run 1:
==> flow/design.v (excerpt) <==
module pixel_generation(
    input clk,                               
    input reset,                             
    input video_on,                          
    input [9:0] x, y,    
    input KEY_UP, KEY_DOWN, KEY_LEFT, KEY_RIGHT,
    output reg [11:0] rgb                    
    );
Size: about 34 flip-flops, about 39 I/O pins, about 0.011 mm² of cells after synthesis.
export LEC_CHECK = 0
export ABC_AREA = 1
export CAP_MARGIN = 0
export CELL_PAD_IN_SITES_GLOBAL_PLACEMENT = 1
export CORE_ASPECT_RATIO = 0.52
export CORE_MARGIN = 10
export CORE_UTILIZATION = 20
export CTS_CLUSTER_DIAMETER = 392
export GPL_TIMING_DRIVEN = 0
export MAX_ROUTING_LAYER = met4
export MIN_ROUTING_LAYER = met2
export SETUP_SLACK_MARGIN = 1.91
export SLEW_MARGIN = 15
export TNS_END_PERCENT = 20
create_clock -name core_clock -period 14.6 [get_ports {clk}]
run.sh (not shown) runs the stock make flow with config.mk's settings and CLKGATE_MAP_FILE=.
5_1_grt: run 1 exited with error
> inputs changed (run 1 -> run 2)
- MIN_ROUTING_LAYER: met2 -> met1
- ABC_AREA: 1 -> unset
- SETUP_SLACK_MARGIN: 1.91 -> 1.52
- CORE_ASPECT_RATIO: 0.52 -> 1.91
- CAP_MARGIN: 0 -> 20
- SLEW_MARGIN: 15 -> 20
- CTS_CLUSTER_DIAMETER: 392 -> 247
- CORE_MARGIN: 10 -> 7
- the clock period (ns, I/O delays scaled along): 14.6 -> 6.62
Notes after the runs:
- Run 1 and run 2: one clean run, run 2; the rest did not finish clean.
- Run 1 never completed; the flow aborted with a tool error in 5_1_grt.
- From run 1 to run 2 the numbers moved as follows: xor and xnor fraction of the mapped netlist area saw an increase; synthesized-area fraction occupied by adder cells did not really move.
- Yosys synthesis chip area for run 2: 220 µm² up relative to run 1
- Between run 2 and run 1, it is run 2 whose pre-CTS setup slack is lower, by 4.30 ns.
## Diff of input files: run 3 against run 2
- CTS_CLUSTER_SIZE: unset -> 100
- CORE_ASPECT_RATIO: 1.91 -> unset
- TNS_END_PERCENT: 20 -> 5
- SETUP_SLACK_MARGIN: 1.52 -> 0.16
- CORE_UTILIZATION: 20 -> 63
- CELL_PAD_IN_SITES_GLOBAL_PLACEMENT: 1 -> unset
- GPL_TIMING_DRIVEN: 0 -> unset
Findings:
In summary, run 3 completed successfully, with a layout that passed the timing, DRC and antenna checks.
Against run 2, run 3 comes in 0.65 ns lower on worst setup slack.
Maximum frequency deteriorates in run 3 relative to run 2.
On total buffers and inverters traversed by the critical path: between run 2 and run 3, it ends up higher for run 2.
Against run 2, the final cell area of run 3 is lower.
Core util | run 3 vs run 2 | run 3 higher
Run 3 vs run 2: non-clock buffer count down in run 3
Run 3: ratio of final minimum period to clock period higher than run 2
Compared with run 2, the router placed fewer vias in run 3.
Number of global-route vias before repair for run 3 is lower than for run 2.
#### Input delta (run 4 over run 3)
- CELL_PAD_IN_SITES_GLOBAL_PLACEMENT now 2, previously not set
- CORE_UTILIZATION now 43, was 63
- ABC_AREA now 1, previously not set
- PLACE_DENSITY_LB_ADDON now 0.08, previously not set
- CORE_ASPECT_RATIO now 1.93, previously not set
- SETUP_SLACK_MARGIN now 1.15, was 0.16
### Flow results
Looking at total number of tap cells, run 4 sits 107 above run 3.
Taking run 4 over run 3, the number of placed instances, taps included ratio works out to 1.3.
Summary of run 4 over run 3: peak fanout along the critical path now smaller; sequential element share of the synthesized area comparable.
Diff run 4 and run 3: post-cts gate resize count lower in run 3
Run 4 | status: complete | timing, DRC, antenna: pass
Setup violation total in the final timing report across run 4 and run 3: no real change.
Delta (run 4 minus run 3): flip-flop and latch share of the layout cell area went down by 0.26 points, global-route usage went down by 3.3 points.

---

Setup of wip/lagoon:
pixel_generation again, from the RTL that the note above started with.
make LEC_CHECK=0 CAP_MARGIN=20 CORE_MARGIN=2 CORE_UTILIZATION=72 CTS_CLUSTER_DIAMETER=247 CTS_CLUSTER_SIZE=21 MAX_ROUTING_LAYER=met4 MIN_ROUTING_LAYER=met1 SETUP_SLACK_MARGIN=-0.34 SLEW_MARGIN=20 TNS_END_PERCENT=70 finish   # period 4.84 ns
wip/lagoon: it failed with a tool error in 5_2_route, so there are no final results.
[inputs] wip/juniper vs wip/lagoon
-- flow/config.mk --
<<< wip/lagoon, line 9
export CORE_MARGIN = 2
export CORE_UTILIZATION = 72
export CTS_CLUSTER_DIAMETER = 247
export CTS_CLUSTER_SIZE = 21
export MAX_ROUTING_LAYER = met4
export MIN_ROUTING_LAYER = met1
export SETUP_SLACK_MARGIN = -0.34
export SLEW_MARGIN = 20
>>> wip/juniper, line 9
export CORE_MARGIN = 2
export CORE_UTILIZATION = 63
export CTS_CLUSTER_DIAMETER = 247
export MAX_ROUTING_LAYER = met4
export MIN_ROUTING_LAYER = met1
export SETUP_SLACK_MARGIN = -0.04
export SLEW_MARGIN = 20
### Flow results
Of wip/juniper and wip/lagoon, none finishes clean. wip/lagoon failed in 5_2_route with DRT-0255. Comparing wip/lagoon against wip/juniper, there is no change at all in number of buffers created by CTS. Going from wip/lagoon to wip/juniper, pin count of the biggest net entering global routing fell 4.0%; met3 track demand over resource fell 6.9 points; wire length of the first global-routing pass fell about 2.4%. Number of core rows: wip/juniper > wip/lagoon. Core area ends up higher on wip/juniper. wip/lagoon has higher core utilization before placement than wip/juniper. wip/lagoon and wip/juniper ended up with roughly the same remaining global-route overflow.
Modified inputs, wip/cedar compared to wip/juniper
==> flow/config.mk <==
export PLATFORM = sky130hd
export DESIGN_NAME = pixel_generation
export DESIGN_NICKNAME = pixel_generation
export VERILOG_FILES = /design/flow/design.v
export SDC_FILE = /design/flow/constraint.sdc
export NUM_CORES = 4
export LEC_CHECK = 0
export CAP_MARGIN = 20
export CORE_MARGIN = 2
export CORE_UTILIZATION = 57
export SLEW_MARGIN = 20
==> flow/constraint.sdc <==
create_clock -name core_clock -period 8.35 [get_ports {clk}]
set_input_delay 1.6700 -clock core_clock [delete_from_list [all_inputs] [get_ports {clk}]]
set_output_delay 1.6700 -clock core_clock [all_outputs]
set_load 0.01 [all_outputs]
Findings:
wip/cedar went all the way through synthesis, placement and routing and the layout is clean on timing, DRC and antenna.
Per the comparison of wip/cedar with wip/juniper, register area held steady; max-slew headroom at the worst pin shrank by 8.8 points.
Fraction of area in clock buffers and inverters (higher): wip/cedar
[compare] base=wip/juniper new=wip/cedar: final design utilization lost 20 points.
Number of nets in the finished design | wip/cedar below wip/juniper
On half-perimeter wire length after placement: between wip/juniper and wip/cedar, it ends up higher for wip/cedar.
The following lists how wip/xenon was set up differently from wip/cedar:
-- flow/config.mk --
<<< wip/cedar, line 9
export CORE_MARGIN = 2
export CORE_UTILIZATION = 57
export SLEW_MARGIN = 20
>>> wip/xenon, line 9
export CORE_MARGIN = 2
export CORE_UTILIZATION = 72
export CTS_CLUSTER_DIAMETER = 222
export CTS_CLUSTER_SIZE = 21
export SLEW_MARGIN = 20
==> flow/constraint.sdc <==
create_clock -name core_clock -period 4.84 [get_ports {clk}]
set_input_delay 0.9680 -clock core_clock [delete_from_list [all_inputs] [get_ports {clk}]]
set_output_delay 0.9680 -clock core_clock [all_outputs]
set_load 0.01 [all_outputs]
[summary]
- wip/cedar: done, clean on timing, DRC and antenna
- Stage in which a tool error killed wip/xenon: 5_1_grt.
- In the tables for wip/xenon and wip/cedar, site row count reads lower with wip/xenon.
- wip/xenon against wip/cedar: number of CTS-inserted buffers roughly the same, die width fell by about 11%, overall die area decreased 20%.
- Between wip/xenon and wip/cedar, it is wip/xenon whose cell count after placement is higher, by 183.
- Note that the final weighted congestion in routability-driven placement recorded for wip/cedar amounts to 0.831 times the value seen in wip/xenon.
